==> flow/design.v <==
		`timescale 1ns / 1ps
module lab4_2( 
              input wire      mode,
              input wire[2:0] opCode,
              input wire[3:0] value,
              input clk,
              input reset,
              output reg[9:0] result,
              output reg cacheFull,
              output reg invalidOp,
              output reg overflow);
	reg [2:0] opcode_array[0:31];
	reg [3:0] value_array[0:31];
	integer i;
	reg [10:0] counter;
	reg [10:0] counter2;
	reg [20:0] p0;
	reg [20:0] p1;
	reg [10:0] temp_for_p0_p1_change;	
	reg temp_for_bit_change;
	reg [6:0] PC;
	reg [6:0] begin_PC;
	reg flag;
    always @(posedge clk or posedge reset) begin 
		if(reset) begin
			for(i=0;i<32;i=i+1)begin
				opcode_array[i] = 0;
				value_array[i] = 0;
			end
		   invalidOp = 0;  
			cacheFull = 0;
			overflow = 0;
		   counter = 0;	  
		   counter2= 0;	  
		   p0 = 0;	  
		   p1 = 0;  
		   PC = 0;
		   flag = 0;
		   begin_PC = 0;
		   result = 0;
		end else begin
			if(mode == 1) begin 
				temp_for_p0_p1_change = p0;
			   if(opcode_array[PC] == 0) begin		  
					p0 = p0 + value_array[PC]; 			  
			   end
			   if(opcode_array[PC] == 1) begin
					p0 = p0 + p1 + value_array[PC];				  
			   end
			   if(opcode_array[PC] == 2) begin
					p0 = p0 * p1 + value_array[PC];					
			   end
			   if(opcode_array[PC] == 4) begin 
					counter2 = 0;
					for(i=0;i<10;i=i+1) begin			
						if(p0[i] == 1) counter2 = counter2 + 1; 						
					end			
					p0 = counter2;	  
			   end
			   if(opcode_array[PC] == 5) begin
					for(i=0;i<5;i=i+1) begin
						temp_for_bit_change = p0[i];			
						p0[i] = p0[9-i];			
						p0[9-i] = temp_for_bit_change;
					end
			   end
			   if(opcode_array[PC] == 6) begin					
					begin_PC = value_array[PC];
			   end
			   flag = 0;
			   for(i=10;i<21;i=i+1)begin				  
					if (p0[i] == 1) flag = 1;
					p0[i] = 0;
			   end
				if(flag == 0) begin		
					overflow = 0;	
				end	
				else begin	
					overflow = 1;	
				end
				PC = PC + 1;
				if(PC >= counter) begin  
					PC = begin_PC;			  
				end
				p1 = temp_for_p0_p1_change; 
				result = p0;
			end else begin 
				if(opCode == 3 || opCode == 7)begin	
					invalidOp = 1;	
				end else begin			
					invalidOp = 0;	
					if(counter > 31) begin		
						cacheFull = 1;		
					end else begin	
						opcode_array[counter] = opCode;	
						value_array[counter] = value;	
						counter = counter + 1;
					end
				end
			end
		end 		
    end
endmodule
==> flow/run.sh <==
#!/bin/bash
# the make line also repeats each setting of config.mk as NAME=value (left out here)
make -C /OpenROAD-flow-scripts/flow DESIGN_CONFIG=/design/flow/config.mk WORK_HOME=/design/flow/orfs CLKGATE_MAP_FILE= finish
==> flow/config.mk <==
export PLATFORM = sky130hd
export DESIGN_NAME = lab4_2
export DESIGN_NICKNAME = lab4_2
export VERILOG_FILES = /design/flow/design.v
export SDC_FILE = /design/flow/constraint.sdc
export NUM_CORES = 4
export LEC_CHECK = 0
export ABC_AREA = 1
export CAP_MARGIN = 20
export CORE_MARGIN = 2
export CORE_UTILIZATION = 68
export PLACE_DENSITY = 0.36
export SLEW_MARGIN = 20
==> flow/constraint.sdc <==
create_clock -name core_clock -period 10.5 [get_ports {clk}]
set_input_delay 2.1000 -clock core_clock [delete_from_list [all_inputs] [get_ports {clk}]]
set_output_delay 2.1000 -clock core_clock [all_outputs]
set_load 0.01 [all_outputs]
==> results.ini, run 1 <==
[route]
drc_errors = 0
num_vias = 20840
routed_via_density = 6.640
ant_nets = 0
drt_iter0_markers = 3180
routedWlPerCell_um = 24.55
drt-total-wl_um = 77040
dr.pass1.iters = 20

[clocking]
ctsHtreeMaxLevel = 1
path_clk_slew_ns = 0.07
clkLatencyLatePin_ns = 0.56
cts_sinks = 272
cts_buffer_depth = 3
cts_buffers = 27
cts_tree = yes
cts-root-buf = clkbuf_16

[job]
tool_warnings = 40
cap_violations = 0

[critical_path]
rr_worst_depth = 61
rr_endpoint = p0[7]$_DFFE_PP0P_
crit_slowest_cell = fa_1
crit_cells = 61
r2r-start = PC[0]$_DFFE_PP0P_
crit_end = p0[7]$_DFFE_PP0P_
worst-path-max-fanout = 4
required_ns = 10.91
path_class = flop to flop
path_buffers = 15
cp_top_family = adder cells
arrival_ns = 11.74
startpoint = PC[0]$_DFFE_PP0P_
critPathLaunchType = flop
slowest_delay_ns = 0.61
end_kind = flop
timing.reg2reg.setup_slack_ns = -0.83

[synth]
syn_nets = 2685
ys_sh_adder = 0.1635
top_logic_kind = simple AND/OR/NAND/NOR gates
ys_area_sq_mm = 0.01930
syn_area_per_cell_sq_um = 7.796
xor_area_frac = 0.01316
numSynthFlops = 272
ys.flop_type = dfrtp_1
synth_top_cell_by_count = nand2_1
synth_top_cell_by_area = dfrtp_1
common_cells = nand2_1, o21ai_0, dfrtp_1
muxShareOfSynthArea = 0.0005187
ys_sh_aoi = 0.1214
area_leaders = dfrtp_1, nand2_1, fa_1, o21ai_0, ha_1
edf_count = 0
syn_inst = 2475
yosys_warnings = 3
ys_cells = 2475
top_cell_area_share = 0.3527
synthSimpleGateAreaFrac = 0.2658
async_flop_share = 1.000
synth.distinct_cells = 64
synth_seq_share = 0.3527
synth_area_sq_mm = 0.01930

[floorplanning]
ios = 23
fp.dieH_um = 172.5
fp-utilization = 0.6927
rows = 61
dieArea_sq_mm = 0.02974
core_area_sq_mm = 0.02786
die_w_um = 172.5

[timing]
fin_crit_ns = 11.33
timing.fmax_mhz = 88.26
setup_viol_count_final = 11
tightest_slew_ns = 1.191
finalClockPeriodUsage = 1.079
maxSlewViolCount = 0
rsz0062_at_grt = yes
relSlewSlack = 0.2008
finalHoldViolCount = 0
skew_ns = 0.01975
hold_ws_ns = 0.3865
fin_ws_ns = -0.8306
setup-tns-final_ns = -7.526

[layout]
instances_no_fill = 3138
fin_nets = 2943
area_growth_pct = 24.74
utilization = 0.8640

[global_routing]
grt_pass1_wl_um = 101300
grt-ovfl-total = 0
antenna_found_initial = 8
grt_max_degree = 118
grt_pass1_vias = 19480
track_usage = 0.4448

[placed_design]
gp_congestion = 1.044
io_buffers = 22
dp.cells = 3000
dp_hpwl_um = 44830

[hold_path]
worstHoldStart = counter[8]$_DFFE_PP0P_
hold-path-endpoint = counter[8]$_DFFE_PP0P_
min_path_type = flop to flop
whs_path_depth = 0

[status]
status = failed layout checks
check.faults = negative setup slack

layer usage:
| metal | vias to the layer above | wire length [um] | global-route usage |
|---|---|---|---|
| met4 | 12 | 7701 | 0.3182 |
| met3 | 721 | 10090 | 0.09407 |
| met1 | 9766 | 25010 | 0.5052 |
| li1 | 8567 | - | - |
| met5 | - | 315 | 0 |
| met2 | 1769 | 33930 | 0.7478 |
per-stage QoR:
stage | worst slack (ns) | instance area, sq um
global route | -1.097 | 24070
finish | -0.8306 | 24070
global placement | -0.3016 | 21320
detailed placement | -0.6984 | 21320
CTS | 0.02127 | 23090
floorplan | 0.02127 | 19310
repair_timing:
| action | CTS | global route |
|---|---|---|
| gates resized | 85 | 182 |
| endpoints found under the setup margin | 11 | 11 |
| buffers inserted | 65 | 25 |
| pin swaps | 48 | 135 |
| hold buffers | 0 | 0 |
area by class of cell:
class                      instances  area, sq um
multi-input combinational       1805        11990
clock inverter                    18        265.3
clock buffer                      31        720.7
timing repair buffer             333         2671
sequential                       272         6809
inverter                         294         1126
antenna                            7        17.52
fill                            1426         3789
tap                              378        473.0
==> run 2, diff against run 1 <==
Settings changed: ABC_AREA 1 to default, CELL_PAD_IN_SITES_DETAIL_PLACEMENT from default to 1, CORE_UTILIZATION 68 to 67, GPL_TIMING_DRIVEN from default to 1, MAX_ROUTING_LAYER from default to met4, PLACE_DENSITY 0.36 to default, SLEW_MARGIN 20 to 15.
Clock period 10.5 ns to 21.8 ns, I/O delays scaled along.
==> run 2 against run 1 <==
Effect of this change:
- the run now fails in global routing
- die size increased by 3.5%
- synthesized cell count decreased by 23%
- area after synthesis increased by 2.0%
==> results.ini, run 2 <==
[synth]
xor_area_frac = 0.03127
top_logic_kind = adder cells
synth_area_sq_mm = 0.01969
muxShareOfSynthArea = 0.1585
numSynthFlops = 272
ys.flop_type = dfrtp_1
ys_sh_aoi = 0.1328
ys_cells = 1902
yosys_warnings = 3
synthSimpleGateAreaFrac = 0.1191
ys_sh_adder = 0.1603
edf_count = 0
async_flop_share = 1.000
syn_inst = 1902
synth_top_cell_by_count = dfrtp_1
synth_top_cell_by_area = dfrtp_1
synth.distinct_cells = 104
top_cell_area_share = 0.3457
area_leaders = dfrtp_1, mux2_2, fa_1, ha_1, nand2_1
synth_seq_share = 0.3457
common_cells = dfrtp_1, mux2_2, nand2_1
syn_nets = 2112
syn_area_per_cell_sq_um = 10.35
ys_area_sq_mm = 0.01969

[status]
failed_stage = global routing
status = did not finish
stop_error = [ERROR GRT-0116] Global routing finished with congestion. Check the congestion regions in the DRC Viewer.

[floorplanning]
ios = 23
fp-utilization = 0.6840
rows = 62
fp.dieH_um = 175.4
dieArea_sq_mm = 0.03077
die_w_um = 175.4
core_area_sq_mm = 0.02878

[clocking]
cts_sinks = 272
cts_buffers = 31
ctsResizeCount = 0
ctsHtreeMaxLevel = 1
cts_setup_buffers = 0
ctsHoldBuffers = 0
cts-root-buf = clkbuf_16
cts_buffer_depth = 3

[placed_design]
io_buffers = 22
dp.cells = 2225
gp_congestion = 1.011
dp_hpwl_um = 56940

[global_routing]
track_usage = 0.7371
grt-ovfl-total = 28

==> run 2: routing by layer <==
metal  GRT overflow  track usage
met5              -            -
met4             13       0.7039
met3              7       0.5167
met2              8       0.9270
met1              0       0.7309
==> run 2: stage by stage <==
stage | hold slack [ns] | setup slack (ns) | cell area, sq um
2_1_floorplan | 0.4294 | 8.781 | 19690
3_3_place_gp | 0.3658 | 8.202 | 20120
3_5_place_dp | 0.3741 | 7.147 | 20130
4_1_cts | 0.4020 | 6.063 | 21230
==> run 3, diff against run 2 <==
Settings changed: CELL_PAD_IN_SITES_DETAIL_PLACEMENT 1 to default, CORE_UTILIZATION 67 to 72, CTS_CLUSTER_SIZE from default to 32, GPL_TIMING_DRIVEN 1 to default, HOLD_SLACK_MARGIN from default to -0.09, MAX_ROUTING_LAYER met4 to default, SLEW_MARGIN 15 to 20.
Clock period 21.8 ns to 10.6 ns, I/O delays scaled along.
==> run 3 against run 2 <==
Effect of this change:
- now fails the layout checks on negative setup slack
- die size shrank 6.8%
- area after synthesis stayed put
- synthesized cell count is the same
==> results.ini, run 3 <==
[route]
drt_iter0_markers = 2272
drc_errors = 0
num_vias = 17530
routedWlPerCell_um = 26.55
routed_via_density = 6.949
dr.pass1.iters = 6
drt-total-wl_um = 67000
route.antenna.diode_count = 0
ant_nets = 0

[critical_path]
worst-path-max-fanout = 12
rr_endpoint = p0[4]$_DFFE_PP0P_
crit_top_cell = ha_1
startpoint = PC[2]$_DFFE_PP0P_
crit_cells = 55
critPathLaunchType = flop
rr_worst_depth = 55
path_buffers = 11
slowest_delay_ns = 0.57
end_kind = flop
path_class = flop to flop
crit_end = p0[4]$_DFFE_PP0P_
cp_top_family = adder cells
crit_slowest_cell = fa_1
r2r-start = PC[2]$_DFFE_PP0P_
arrival_ns = 12.39
required_ns = 11.05
timing.reg2reg.setup_slack_ns = -1.35

[synth]
top_logic_kind = adder cells
numSynthFlops = 272
synthSimpleGateAreaFrac = 0.1191
syn_nets = 2112
synth.distinct_cells = 104
ys_sh_aoi = 0.1328
top_cell_area_share = 0.3457
synth_area_sq_mm = 0.01969
async_flop_share = 1.000
yosys_warnings = 3
xor_area_frac = 0.03127
ys_sh_adder = 0.1603
syn_area_per_cell_sq_um = 10.35
synth_seq_share = 0.3457
common_cells = dfrtp_1, mux2_2, nand2_1
ys_area_sq_mm = 0.01969
synth_top_cell_by_count = dfrtp_1
ys.flop_type = dfrtp_1
synth_top_cell_by_area = dfrtp_1
area_leaders = dfrtp_1, mux2_2, fa_1, ha_1, nand2_1
muxShareOfSynthArea = 0.1585
edf_count = 0
ys_cells = 1902
syn_inst = 1902

[floorplanning]
rows = 60
ios = 23
fp.dieH_um = 169.4
core_area_sq_mm = 0.02688
die_w_um = 169.4
dieArea_sq_mm = 0.02868
fp-utilization = 0.7325

[clocking]
cts_tree = yes
cts-root-buf = clkbuf_16
ctsHoldBuffers = 0
ctsHtreeMaxLevel = 1
path_clk_slew_ns = 0.07
cts_buffers = 29
clkLatencyLatePin_ns = 0.57
cts_sinks = 272
cts_buffer_depth = 3

[hold_path]
worstHoldStart = counter[7]$_DFFE_PP0P_
hold-path-endpoint = counter[7]$_DFFE_PP0P_
min_path_type = flop to flop
whs_path_depth = 0

[placed_design]
dpl_cell_area_sq_mm = 0.02216
dp_hpwl_um = 47230
gp_congestion = 1.076
io_buffers = 22

[layout]
fin_area_sq_mm = 0.02376
fin_nets = 2369
area_growth_pct = 20.68

[timing]
timing.fmax_mhz = 83.70
skew_ns = 0.02388
fin_ws_ns = -1.348
hold_ws_ns = 0.3764
setup_viol_count_final = 6
finalHoldViolCount = 0
tightest_slew_ns = 1.344
maxSlewViolCount = 0
relSlewSlack = 0.09784
finalClockPeriodUsage = 1.127
fin_crit_ns = 11.95
rsz0062_at_grt = yes

[global_routing]
antenna_found_initial = 0
track_usage = 0.4712
grt_pass1_vias = 18180
grt-ovfl-total = 0
grt_max_degree = 137
grt_pass1_wl_um = 102900

[job]
tool_warnings = 43
cap_violations = 0

[status]
check.faults = negative setup slack
status = failed layout checks

-- run 3: final cells by class --
| type | instances | area [sq um] |
|---|---|---|
| timing repair buffer | 337 | 2654 |
| inverter | 148 | 565.5 |
| fill | 1242 | 3118 |
| clock inverter | 12 | 127.6 |
| clock buffer | 42 | 844.6 |
| tap | 341 | 426.7 |
| multi-input combinational | 1371 | 12330 |
| sequential | 272 | 6810 |
-- run 3: through the flow --
stage / cells / setup slack [ns] / util / setup TNS, ns
after global placement: 2437 / -0.9162 / 0.8242 / -3.944
after floorplan: 1902 / -1.217 / - / -4.289
final: 2523 / -1.348 / 0.8840 / -6.119
after global routing: 2523 / -1.766 / 0.8840 / -8.822
after CTS: 2511 / -1.010 / 0.8749 / -4.298
after detailed placement: 2438 / -1.282 / 0.8246 / -6.009
-- run 3: routing by layer --
| metal | track usage | share of wire |
|---|---|---|
| met5 | 0 | 0 |
| met1 | 0.5584 | 0.34 |
| met2 | 0.7531 | 0.46 |
| met4 | 0.3671 | 0.096 |
| met3 | 0.1010 | 0.10 |
-- run 3: repair_timing --
item,CTS,global route
resized,46,28
endpoints found under the setup margin,7,8
setup buffers,19,12
pin swaps,37,32
==> run 4, diff against run 3 <==
Settings changed: ABC_AREA from default to 1, CORE_UTILIZATION 72 to 68, CTS_CLUSTER_DIAMETER from default to 255, CTS_CLUSTER_SIZE 32 to 99, HOLD_SLACK_MARGIN -0.09 to default, PLACE_DENSITY from default to 0.35, TNS_END_PERCENT from default to 20.
Clock period 10.6 ns to 8.18 ns, I/O delays scaled along.
==> run 4 against run 3 <==
Effect of this change:
- the run now fails in global routing
- synthesized cell count rose by 30%
- die size rose by 3.7%
- area after synthesis fell by 2.0%
==> results.ini, run 4 <==
[synth]
ys_cells = 2475
ys.flop_type = dfrtp_1
ys_sh_aoi = 0.1214
ys_sh_adder = 0.1635
synth_top_cell_by_area = dfrtp_1
syn_inst = 2475
edf_count = 0
synth_top_cell_by_count = nand2_1
async_flop_share = 1.000
common_cells = nand2_1, o21ai_0, dfrtp_1
top_cell_area_share = 0.3527
yosys_warnings = 3
top_logic_kind = simple AND/OR/NAND/NOR gates
muxShareOfSynthArea = 0.0005187
synth_area_sq_mm = 0.01930
xor_area_frac = 0.01316
synth_seq_share = 0.3527
syn_area_per_cell_sq_um = 7.796
synth.distinct_cells = 64
area_leaders = dfrtp_1, nand2_1, fa_1, o21ai_0, ha_1
syn_nets = 2685
ys_area_sq_mm = 0.01930
synthSimpleGateAreaFrac = 0.2658
numSynthFlops = 272

[floorplanning]
dieArea_sq_mm = 0.02974
core_area_sq_mm = 0.02786
fp.dieH_um = 172.5
rows = 61
ios = 23
die_w_um = 172.5
fp-utilization = 0.6927

[placed_design]
dp_hpwl_um = 45030
io_buffers = 22
dpl_cell_area_sq_mm = 0.02216
gp_congestion = 0.9852

[clocking]
ctsHtreeMaxLevel = 1
cts-root-buf = clkbuf_16
cts_sinks = 272
cts_buffers = 6
cts_buffer_depth = 3
ctsHoldBuffers = 0

[status]
status = did not finish
failed_stage = global routing

run 4: what timing repair did:
action / 4_1_cts
gates resized: 99
setup buffers: 72
setup endpoints to repair: 11
pin swaps: 86
run 4: through the flow:
step,setup slack (ns),std cells
after floorplan,-1.900,2475
after CTS,-2.026,3181
after global placement,-2.715,3102
after detailed placement,-2.996,3102
